// enduro_video
module enduro_video(iRST_n,
                    iVGA_CLK,
                    show_cars,
                    car_user_x,
                    car2_x,
                    car2_y,
                    car3_x,
                    car3_y,
                    oBLANK_n,
                    oHS,
                    oVS,
                    b_data,
                    g_data,
                    r_data);
clock: 5.94 ns
lec_check: 0
abc_area: 1
cap_margin: 20
cell_pad_in_sites_global_placement: 3
core_margin: 7
core_utilization: 40
cts_cluster_diameter: 289
cts_cluster_size: 25
gpl_routability_driven: 1
gpl_timing_driven: 0
hold_slack_margin: 0.14
max_routing_layer: met5
min_routing_layer: met1
setup_slack_margin: 0.45
slew_margin: 15
run.sh (not shown) runs the stock make flow with config.mk's settings and CLKGATE_MAP_FILE=.
The starting point completed, yet does not pass: setup timing.
==> next run, changes <==
ABC_AREA = not set   (was 1)
CELL_PAD_IN_SITES_GLOBAL_PLACEMENT = not set   (was 3)
CORE_MARGIN = 2   (was 7)
CORE_UTILIZATION = 49   (was 40)
CTS_CLUSTER_DIAMETER = not set   (was 289)
CTS_CLUSTER_SIZE = not set   (was 25)
GPL_ROUTABILITY_DRIVEN = not set   (was 1)
GPL_TIMING_DRIVEN = not set   (was 0)
HOLD_SLACK_MARGIN = not set   (was 0.14)
MAX_ROUTING_LAYER = not set   (was met5)
MIN_ROUTING_LAYER = not set   (was met1)
SETUP_SLACK_MARGIN = not set   (was 0.45)
SLEW_MARGIN = 20   (was 15)
clock period = 8.67 ns   (was 5.94 ns; I/O delays follow)
Outcome: The changed run went through all stages and came out clean; first-iteration DRC count rose by about 18%; worst hold slack stays flat; core utilization rose by 5.8 points; non-clock buffer count fell by 97; design area fell by about 2.5%; critical path depth fell by 24; sequential share of layout area rose by 0.11 points; total power fell by about 32%.
==> next run, changes <==
CORE_UTILIZATION = 40   (was 49)
CTS_CLUSTER_DIAMETER = 399   (was not set)
CTS_CLUSTER_SIZE = 100   (was not set)
TNS_END_PERCENT = 15   (was not set)
clock period = 15.0 ns   (was 8.67 ns; I/O delays follow)
Result: Sequential cell count does not change. Synthesized cell count stays the same. Combinational power shrinks by 43%.
==> next run, changes <==
CORE_UTILIZATION = 72   (was 40)
CTS_CLUSTER_DIAMETER = 273   (was 399)
CTS_CLUSTER_SIZE = 98   (was 100)
TNS_END_PERCENT = not set   (was 15)
Result:
- final area fell by 1.9%
- via count rose by 7.7%
- global-route usage rose by 20 points
- sequential cell count is unchanged

========
Setup of run 2:
enduro_video again, from the RTL that the note above started with.
// enduro_video
module enduro_video(iRST_n,
                    iVGA_CLK,
                    show_cars,
                    car_user_x,
                    car2_x,
                    car2_y,
                    car3_x,
                    car3_y,
                    oBLANK_n,
                    oHS,
                    oVS,
                    b_data,
                    g_data,
                    r_data);
Settings: LEC_CHECK=0, CAP_MARGIN=15, CORE_MARGIN=2, CORE_UTILIZATION=72, CTS_CLUSTER_SIZE=18, HOLD_SLACK_MARGIN=-0.05, PLACE_DENSITY=0.66, SETUP_SLACK_MARGIN=0.77, SLEW_MARGIN=20; clock period 6.15 ns.
No crash in run 2: every stage finished, but the layout fails its final checks due to negative setup slack.
Here is what was changed in the inputs of run 1 compared with run 2.
- removing CTS_CLUSTER_SIZE (formerly 18)
- changing CAP_MARGIN from 15 to 20
- removing PLACE_DENSITY (formerly 0.66)
- removing HOLD_SLACK_MARGIN (formerly -0.05)
- changing CORE_UTILIZATION from 72 to 40
- removing SETUP_SLACK_MARGIN (formerly 0.77)
- changing the clock period (ns, I/O delays scaled along) from 6.15 to 8.67
### Flow results
Compared with run 2, wire length per cell after detailed routing in run 1 decreased by more than 10%. On run 1: worst slew margin relative to its limit is 8.7 points higher than what run 2 gave. Global-route usage in run 1 vs run 2: down 24 points. What the final checks of run 2 revealed, after a flow that finished every stage, was a layout that fails on negative setup slack. Run 1 reached the final stage; the timing, design-rule and antenna checks on its layout passed. Startpoint of the worst setup timing path = ADDR[17]: run 2; startpoint of the worst setup timing path = ADDR[18]: run 1. Post-detailed-route via-to-cell ratio (run 1 vs. run 2) decreases by more than 10%. [compare] base=run 2 new=run 1: final estimated routing congestion in global placement now smaller; count of non-CTS buffers in the layout went down by 322; via count dropped 4,489; share of the clock period used by the worst path after layout now smaller.

========
Starting RTL as in the previous note.
export LEC_CHECK = 0
export ABC_AREA = 1
export CAP_MARGIN = 0
export CELL_PAD_IN_SITES_GLOBAL_PLACEMENT = 3
export CORE_ASPECT_RATIO = 1.88
export CORE_MARGIN = 2
export CORE_UTILIZATION = 40
export CTS_CLUSTER_DIAMETER = 350
export CTS_CLUSTER_SIZE = 44
export GPL_ROUTABILITY_DRIVEN = 1
export GPL_TIMING_DRIVEN = 1
export MIN_ROUTING_LAYER = met2
export PLACE_DENSITY_LB_ADDON = 0.06
export SETUP_SLACK_MARGIN = -0.97
export SLEW_MARGIN = 20
create_clock -name core_clock -period 15.0 [get_ports {iVGA_CLK}]
==> next run, changes <==
- ABC_AREA: 1 -> not set
- CAP_MARGIN: 0 -> 20
- CELL_PAD_IN_SITES_GLOBAL_PLACEMENT: 3 -> not set
- CORE_ASPECT_RATIO: 1.88 -> not set
- CTS_CLUSTER_DIAMETER: 350 -> 397
- CTS_CLUSTER_SIZE: 44 -> 100
- GPL_ROUTABILITY_DRIVEN: 1 -> not set
- GPL_TIMING_DRIVEN: 1 -> not set
- MIN_ROUTING_LAYER: met2 -> not set
- PLACE_DENSITY_LB_ADDON: 0.06 -> not set
- SETUP_SLACK_MARGIN: -0.97 -> 4.46
Effect:
- die area goes up by 6.1%
- hold slack degrades by 0.0034 ns
- area after synthesis rises by 6.4%
- worst setup slack gets better by 3.4 ns
==> next run, changes <==
- CORE_UTILIZATION: 40 -> 38
- CTS_CLUSTER_DIAMETER: 397 -> 380
- HOLD_SLACK_MARGIN: not set -> 0.23
- SETUP_SLACK_MARGIN: 4.46 -> not set
Effect:
- sequential power hardly moves
- design area is about the same
- core utilization falls by 2.3 points
- count of clock-buffer cells in the layout came out higher by 1
- register-to-register slack is worse by 0.04 ns
- global-route usage fell by 1.5 points
- power is higher by 2.1%
- via count decreases by 0.56%
- setup slack got worse by 0.071 ns
- synthesized cell count stays the same
==> next run, changes <==
- ABC_AREA: not set -> 0
- CORE_UTILIZATION: 38 -> 26
- CTS_CLUSTER_DIAMETER: 380 -> 296
- PLACE_DENSITY: not set -> 0.83
Outcome:
- flip-flop count is unchanged
- worst setup slack loses 0.20 ns
- sequential power stays flat

========
ember:
Starting RTL as in the previous note.
Settings: LEC_CHECK=0, ABC_AREA=1, CAP_MARGIN=20, CORE_MARGIN=2, CORE_UTILIZATION=72, CTS_CLUSTER_DIAMETER=103, CTS_CLUSTER_SIZE=37, HOLD_SLACK_MARGIN=0.3, PLACE_DENSITY=0.4, SLEW_MARGIN=20; clock period 7.25 ns.
ember closes out successfully: all stages finished, all timing, DRC and antenna checks passed.
Relative to ember, the following input files were edited for tundra:
- a deleted HOLD_SLACK_MARGIN that had been 0.3
- a change of SLEW_MARGIN from 20 to 40
- a deleted PLACE_DENSITY that had been 0.4
- a deleted ABC_AREA that had been 1
- a change of CAP_MARGIN from 20 to 5
- a deleted CTS_CLUSTER_DIAMETER that had been 103
- a deleted CTS_CLUSTER_SIZE that had been 37
- a change of the clock period (ns, I/O delays scaled along) from 7.25 to 5.72
==> results <==
- Across ember and tundra, a clean result was obtained everywhere but in tundra.
- [flow] tundra | stages: complete | final checks: fail | reason: negative setup slack
- NOTE: net count reported at finish in tundra exceeds that of ember
- ember consumes less power than tundra.
- ember fits on a die that is smaller than the die of tundra.
- A capturing instance or port of the critical path of draw_cars.bgr_data_out[12]$_DFF_P_ is what tundra shows, while draw_cars.bgr_data_out[10]$_DFF_P_ belongs to ember.
- ember → tundra: count of cell instances traversed by the critical path down 36%, number of cell instances after yosys synthesis saw a decrease, biggest fanout along the worst timing path -4.
- tundra vs ember, signed area change from the synthesized netlist to the final layout went up by 13 points.
Edits applied to the flow inputs when going from tundra to harbor:
- CORE_UTILIZATION changed from 72 to 66
- CAP_MARGIN changed from 5 to 20
- SLEW_MARGIN changed from 40 to 20
- the clock period (ns, I/O delays scaled along) changed from 5.72 to 9.88
### Flow results
- Across tundra and harbor, a clean result was obtained everywhere but in tundra.
- Relative to tundra, share of the core filled with cells has decreased by 18 points in harbor.
- Compared with tundra, in harbor total routed wirelength shrank by 12%; wire length on met2 now sits lower; final critical-path share of the clock period went down by 32 points; final sum of negative setup slack increased by 6.55 ns relative to the old numbers; global-route met2 utilization dropped 11 points.
- Compare tundra and harbor | iteration count of the initial detailed-routing pass lower: harbor
- Worst-path maximum fanout, tundra and harbor: smaller value in tundra
- First-pass GRT wire length of harbor falls short of that of tundra by a few percent.
- Delta (harbor minus tundra): placer's final routability congestion estimate now smaller; via count now smaller.
Input changes introduced in quartz (baseline for comparison: harbor):
- CORE_UTILIZATION changed from 66 to 40
- the clock period (ns, I/O delays scaled along) changed from 9.88 to 15.0
[summary]
ADDR[17]$_DFFE_PN0P_ as the beginning of the critical path was reported by harbor, and car2_x[3] by quartz.
| met2 layer usage reported by global route | higher: harbor |
The weighted congestion at the end of routability-driven global placement in quartz is 0.887 times that in harbor.
Diff harbor and quartz: via count normalized by instance count lower in quartz
Detailed-route via count down 1546 in quartz wrt harbor
Per the comparison of quartz with harbor, worst hold path stage count comparable, synthesized-area fraction occupied by and/or/nand/nor cells closely matched the old numbers, routed wire length shrank by 2.1%.
For average wire per cell in the routed design, dividing the value from harbor by the value from quartz gives 1.11.
Looking at final area, quartz sits 390 µm² higher than harbor does.
On post-layout period usage of the worst path: quartz sits below harbor.
Input changes introduced in willow (baseline for comparison: quartz):
- putting CTS_CLUSTER_DIAMETER at 285 where nothing was set
- putting ABC_AREA at 0 where nothing was set
- putting CTS_CLUSTER_SIZE at 100 where nothing was set
- putting HOLD_SLACK_MARGIN at 0.23 where nothing was set
- swapping 40 for 58 in CORE_UTILIZATION
- putting TNS_END_PERCENT at 15 where nothing was set
- putting PLACE_DENSITY at 0.83 where nothing was set
--- outcome ---
Height of the chip in willow is about 17% below quartz. quartz vs willow, timing endpoint of the critical path: draw_cars.bgr_data_out[10]$_DFF_P_ vs draw_cars.bgr_data_out[22]$_DFF_P_. The standard cells in willow occupy less silicon area than those in quartz do. Delta (willow minus quartz): worst-case reg-to-reg path depth shows a reduction of about 7%, wire length of the first global-routing pass lower, leakage power was more or less identical, highest net fanout along the worst path rose 16. willow vs quartz, instance count: willow lower. Measured against willow, the inserted tap cell count of quartz comes out at 1.4 times the reference value. Critical path start-end classification = input pin to flip-flop: quartz; critical path start-end classification = flip-flop to flip-flop: willow. Compare willow and quartz | total power lower: quartz. In the metrics for willow and quartz, the one carrying the higher final setup slack of the worst path is quartz. On cell row count: willow sits below quartz.
The following lists how garnet was set up differently from willow:
- CTS_CLUSTER_SIZE: 100 -> 98
- PLACE_DENSITY: 0.83 -> unset
- HOLD_SLACK_MARGIN: 0.23 -> unset
- ABC_AREA: 0 -> unset
- CORE_UTILIZATION: 58 -> 28
- TNS_END_PERCENT: 15 -> unset
- CTS_CLUSTER_DIAMETER: 285 -> 398
Notes after the runs:
Summary of garnet over willow: met3 routing resource usage after global routing went down by 3.6 points; global-route usage decreased 16 points. The register share of total power of willow and that of garnet are within noise of each other. Looking at the reports, garnet completed the entire flow and the layout it produced met the timing, design-rule and antenna checks. The die boundary width in garnet is 1.4 times that in willow. Looking at willow and garnet, the multi-input gate area in the final layout is a wash. Delta (garnet minus willow): fraction of power consumed by the clock network rose by 0.2 points; final routed wirelength across all metal layers rose by 9.1%; clock skew rose by 0.0087 ns; buffer count excluding the clock tree in the final layout rose by 2.5%; core utilization fell by 31 points.
Power figures rest on the tool's default switching activity, not on a simulated workload.
